## run 1
Design mips, start of the top module:
module mips (
        input  wire        clk,
        input  wire        rst,
        input  wire [4:0]  ra3,
        input  wire [31:0] instr,
        input  wire [31:0] rd_dm,
        output wire        we_dm,
        output wire [31:0] pc_current,
        output wire [31:0] alu_out,
        output wire [31:0] wd_dm,
        output wire [31:0] rd3,
        output wire [31:0] wd_rf,
        output wire [4:0] rf_wa
    );
For scale: roughly 240 I/O pins, ~0.11 mm² of cells after synthesis.
make LEC_CHECK=0 ABC_AREA=1 CAP_MARGIN=20 CORE_MARGIN=2 CORE_UTILIZATION=72 CTS_CLUSTER_DIAMETER=366 CTS_CLUSTER_SIZE=100 PLACE_DENSITY=0.38 SETUP_SLACK_MARGIN=1.32 SLEW_MARGIN=20 finish   # period 4.34 ns
run.sh (not shown) runs the stock make flow with config.mk's settings and CLKGATE_MAP_FILE=.
Run 1 never completed; the flow aborted with a tool error in 5_1_grt.
Input changes introduced in run 2 (baseline for comparison: run 1):
# run 1
export LEC_CHECK = 0
export ABC_AREA = 1
export CAP_MARGIN = 20
export CORE_MARGIN = 2
export CORE_UTILIZATION = 72
export CTS_CLUSTER_DIAMETER = 366
export CTS_CLUSTER_SIZE = 100
export PLACE_DENSITY = 0.38
export SETUP_SLACK_MARGIN = 1.32
export SLEW_MARGIN = 20
create_clock -name core_clock -period 4.34 [get_ports {clk}]
# run 2
export LEC_CHECK = 0
export CAP_MARGIN = 20
export CORE_MARGIN = 2
export CORE_UTILIZATION = 40
export PLACE_DENSITY = 0.6
export SETUP_SLACK_MARGIN = 1.0
export SLEW_MARGIN = 20
create_clock -name core_clock -period 20.0 [get_ports {clk}]
### Flow results
Run 1 has a higher post-CTS resize count than run 2. Weighted congestion at the end of routability-driven global placement is lower on run 2. When the final numbers for run 2 and run 1 were put side by side, the post-synthesis share of cell area spent on and, or, nand and nor gates turned out to be greater in run 1. Delta (run 2 minus run 1): floorplan core density saw a decrease; clock tree buffer depth saw little to no change; H-tree level count moved up; xor and xnor fraction of the mapped netlist area grew by 0.56 points. Higher number of cells in Yosys stat goes to run 1 over run 2. Run 2 has completed all stages; timing, DRC and antenna checks passed. Run 1 → run 2: synthesized cell count now smaller; HPWL reported at the end of detailed placement went down about 14%; area after synthesis shrank by about 5%.
Edits applied to the flow inputs when going from run 2 to run 3:
# run 2
export LEC_CHECK = 0
export CAP_MARGIN = 20
export CORE_MARGIN = 2
export CORE_UTILIZATION = 40
export PLACE_DENSITY = 0.6
export SETUP_SLACK_MARGIN = 1.0
export SLEW_MARGIN = 20
create_clock -name core_clock -period 20.0 [get_ports {clk}]
# run 3
export LEC_CHECK = 0
export CAP_MARGIN = 20
export CORE_MARGIN = 2
export CORE_UTILIZATION = 58
export PLACE_DENSITY = 0.6
export SETUP_SLACK_MARGIN = -0.96
export SLEW_MARGIN = 20
create_clock -name core_clock -period 16.2 [get_ports {clk}]
==> comparison <==
Across run 2 and run 3, a clean result was obtained everywhere but in run 3. Run 3: flow complete, layout not clean; failing: negative setup slack. The sequential share of layout area in run 3 sits 0.19 points below the value recorded for run 2. Comparing run 2 with run 3, the worst hold slack came out essentially unchanged. Run 3 and run 2 ended up with roughly the same latest clock arrival within the worst-skew pair. Run 3 vs. run 2: global-route track usage on met1 went up by 15 points. Cmp run 2 and run 3 / count of instances resized after the clock tree is built / lower: run 3. From run 2 to run 3 the numbers moved as follows: first-iteration DRC count +20%, worst-case setup margin in the final layout -1.92 ns. The endpoint of the most critical setup path comes out wd_rf[25] in one run and wd_rf[27] in the other, namely in run 3 and run 2 respectively.

v24:
Starting RTL as in the previous note.
clock: 19.7 ns
lec_check: 0
abc_area: 1
cap_margin: 5
core_margin: 7
core_utilization: 40
cts_cluster_diameter: 132
gpl_timing_driven: 0
hold_slack_margin: 0.15
max_routing_layer: met4
min_routing_layer: met2
place_density_lb_addon: 0.06
slew_margin: 20
For v24, the flow was terminated by a tool error in global routing and produced no final design.
## Diff of input files: v33 against v24
Settings: GPL_TIMING_DRIVEN removed (was 0); PLACE_DENSITY newly set to 0.6; CTS_CLUSTER_DIAMETER removed (was 132); ABC_AREA removed (was 1); MIN_ROUTING_LAYER removed (was met2); MAX_ROUTING_LAYER removed (was met4); CORE_MARGIN changed from 7 to 2; SETUP_SLACK_MARGIN newly set to 1.0; CORE_UTILIZATION changed from 40 to 21; CAP_MARGIN changed from 5 to 20; PLACE_DENSITY_LB_ADDON removed (was 0.06); HOLD_SLACK_MARGIN removed (was 0.15); the clock period (ns, I/O delays scaled along) changed from 19.7 to 19.0.
Results
Out of v24 and v33, the only run to close with the timing, DRC and antenna checks passing was v33.
In the summary table, v24 is marked failed, with error GRT-0116 raised in global routing.
Comparing v24 and v33, fraction of the core area occupied by cells at floorplan is lower on v33.
Looking only at number of cell rows, and setting everything else aside, the higher value of v24 and v33 goes to v33.
v33 ends up with a CTS buffer count that is 21% lower than in v24.
Min cell area after placement across v24 and v33: v33
Relative to v24, the area share of xor/xnor cells in the synthesized design of v33 is higher by 0.56 points.
The following lists how v4 was set up differently from v33:
Settings: SETUP_SLACK_MARGIN: 1.0 -> 4.65; CORE_UTILIZATION: 21 -> 68; CTS_CLUSTER_SIZE: unset -> 40; the clock period (ns, I/O delays scaled along): 19.0 -> 16.2.
### Flow results
- As the logs show, v4 stopped at global routing after a tool error, so it never reached the end of the flow.
- From v33 to v4 the numbers moved as follows: number of buffers inserted by port buffering barely changed, pre-placement core utilization went up by 47 points, die width decreased by 44% relative to the old numbers.
- v4 — post-CTS repair timing setup buffer count 87 higher, v33 as reference
- The number of clock buffers inserted by TritonCTS on v4 is in line with that on v33.
- Delta (v4 minus v33): number of clock sinks seen by CTS saw little to no change; die size went down about 70%; total cell area reported by yosys after synthesis level; post-placement cell area saw a decrease; number of gates resized after CTS rose 414.
- Compared with v33, v4 shows a lower height of the die.
## Diff of input files: v16 against v4
Settings: SETUP_SLACK_MARGIN changed from 4.65 to -0.96; HOLD_SLACK_MARGIN newly set to 0.3; CTS_CLUSTER_SIZE changed from 40 to 41.
Findings:
- Against v4, v16 reports a placed wire-length estimate after detailed placement that is higher.
- On post-synthesis chip area from yosys, v16 and v4 are basically level.
- v16 did not finish: a tool error stopped it during global routing.
- Re sequential element share of the synthesized area: no difference whatsoever between v4 and v16.
- v4 → v16: post-synthesis xor/xnor area fraction stayed essentially flat; final RePlAce weighted congestion fell by 2.0%; placed instance count stayed essentially flat; chip area stayed essentially flat.

Starting RTL as in the previous note.
Settings: LEC_CHECK=0, ABC_AREA=1, CAP_MARGIN=20, CORE_MARGIN=2, CORE_UTILIZATION=72, CTS_CLUSTER_DIAMETER=366, CTS_CLUSTER_SIZE=10, PLACE_DENSITY=0.6, SETUP_SLACK_MARGIN=1.32, SLEW_MARGIN=20; clock period 4.48 ns.
The first run never finished: it broke off in global routing on GRT-0116.
==> next run, changes <==
--- a/flow/config.mk
+++ b/flow/config.mk
@@ -8 +7,0 @@
-export ABC_AREA = 1
@@ -11,3 +10 @@
-export CORE_UTILIZATION = 72
-export CTS_CLUSTER_DIAMETER = 366
-export CTS_CLUSTER_SIZE = 10
+export CORE_UTILIZATION = 40
@@ -15 +12 @@
-export SETUP_SLACK_MARGIN = 1.32
+export SETUP_SLACK_MARGIN = 1.0
==> flow/constraint.sdc (replaced) <==
create_clock -name core_clock -period 19.0 [get_ports {clk}]
set_input_delay 3.8000 -clock core_clock [delete_from_list [all_inputs] [get_ports {clk}]]
set_output_delay 3.8000 -clock core_clock [all_outputs]
set_load 0.01 [all_outputs]
What happened:
- This time the run finished with timing, DRC and antenna clean
- synthesized area decreases by 4.9%
- die size increases by 70%
- synthesized cell count is lower by 38%
==> next run, changes <==
--- a/flow/config.mk
+++ b/flow/config.mk
@@ -10 +10,3 @@
-export CORE_UTILIZATION = 40
+export CORE_UTILIZATION = 68
+export CTS_CLUSTER_SIZE = 40
+export HOLD_SLACK_MARGIN = 0.3
@@ -12 +14 @@
-export SETUP_SLACK_MARGIN = 1.0
+export SETUP_SLACK_MARGIN = -0.96
==> flow/constraint.sdc (replaced) <==
create_clock -name core_clock -period 16.2 [get_ports {clk}]
set_input_delay 3.2400 -clock core_clock [delete_from_list [all_inputs] [get_ports {clk}]]
set_output_delay 3.2400 -clock core_clock [all_outputs]
set_load 0.01 [all_outputs]
Result: The changed run ended with an error in global routing; die area decreases by 41%; area after synthesis is unchanged; synthesized cell count stays the same.
==> next run, changes <==
--- a/flow/config.mk
+++ b/flow/config.mk
@@ -10,3 +10 @@
-export CORE_UTILIZATION = 68
-export CTS_CLUSTER_SIZE = 40
-export HOLD_SLACK_MARGIN = 0.3
+export CORE_UTILIZATION = 58
@@ -14 +12 @@
-export SETUP_SLACK_MARGIN = -0.96
+export SETUP_SLACK_MARGIN = 3.91
==> flow/constraint.sdc (replaced) <==
create_clock -name core_clock -period 14.9 [get_ports {clk}]
set_input_delay 2.9800 -clock core_clock [delete_from_list [all_inputs] [get_ports {clk}]]
set_output_delay 2.9800 -clock core_clock [all_outputs]
set_load 0.01 [all_outputs]
The changed run completed, yet does not pass: setup timing. Die size went up by 17%. Synthesized cell count does not change. Area after synthesis stays the same.
==> next run, changes <==
--- a/flow/config.mk
+++ b/flow/config.mk
@@ -10,3 +10,3 @@
-export CORE_UTILIZATION = 58
-export PLACE_DENSITY = 0.6
-export SETUP_SLACK_MARGIN = 3.91
+export CORE_UTILIZATION = 55
+export PLACE_DENSITY = 0.43
+export SETUP_SLACK_MARGIN = 1.0
==> flow/constraint.sdc (replaced) <==
create_clock -name core_clock -period 18.5 [get_ports {clk}]
set_input_delay 3.7000 -clock core_clock [delete_from_list [all_inputs] [get_ports {clk}]]
set_output_delay 3.7000 -clock core_clock [all_outputs]
set_load 0.01 [all_outputs]
=> Now the flow ran to the end with no violations. Routed wire length decreases by a few percent. Area after synthesis is unchanged. Die size increases by a few percent. Critical path depth decreases by 2. Hold slack stays flat. Global-route usage decreases by 5.2 points. Cell count decreases by a few percent. Core utilization decreases by 6.7 points. Via count decreases by a few percent.
==> next run, changes <==
--- a/flow/config.mk
+++ b/flow/config.mk
@@ -10,3 +10,5 @@
-export CORE_UTILIZATION = 55
-export PLACE_DENSITY = 0.43
-export SETUP_SLACK_MARGIN = 1.0
+export CORE_UTILIZATION = 66
+export CTS_CLUSTER_DIAMETER = 33
+export MAX_ROUTING_LAYER = met4
+export PLACE_DENSITY = 0.6
+export SETUP_SLACK_MARGIN = -0.96
==> flow/constraint.sdc (replaced) <==
create_clock -name core_clock -period 16.2 [get_ports {clk}]
set_input_delay 3.2400 -clock core_clock [delete_from_list [all_inputs] [get_ports {clk}]]
set_output_delay 3.2400 -clock core_clock [all_outputs]
set_load 0.01 [all_outputs]
The changed run stopped in global routing with GRT-0116; die area went down by 17%; synthesized area is unchanged; synthesized cell count stays the same.
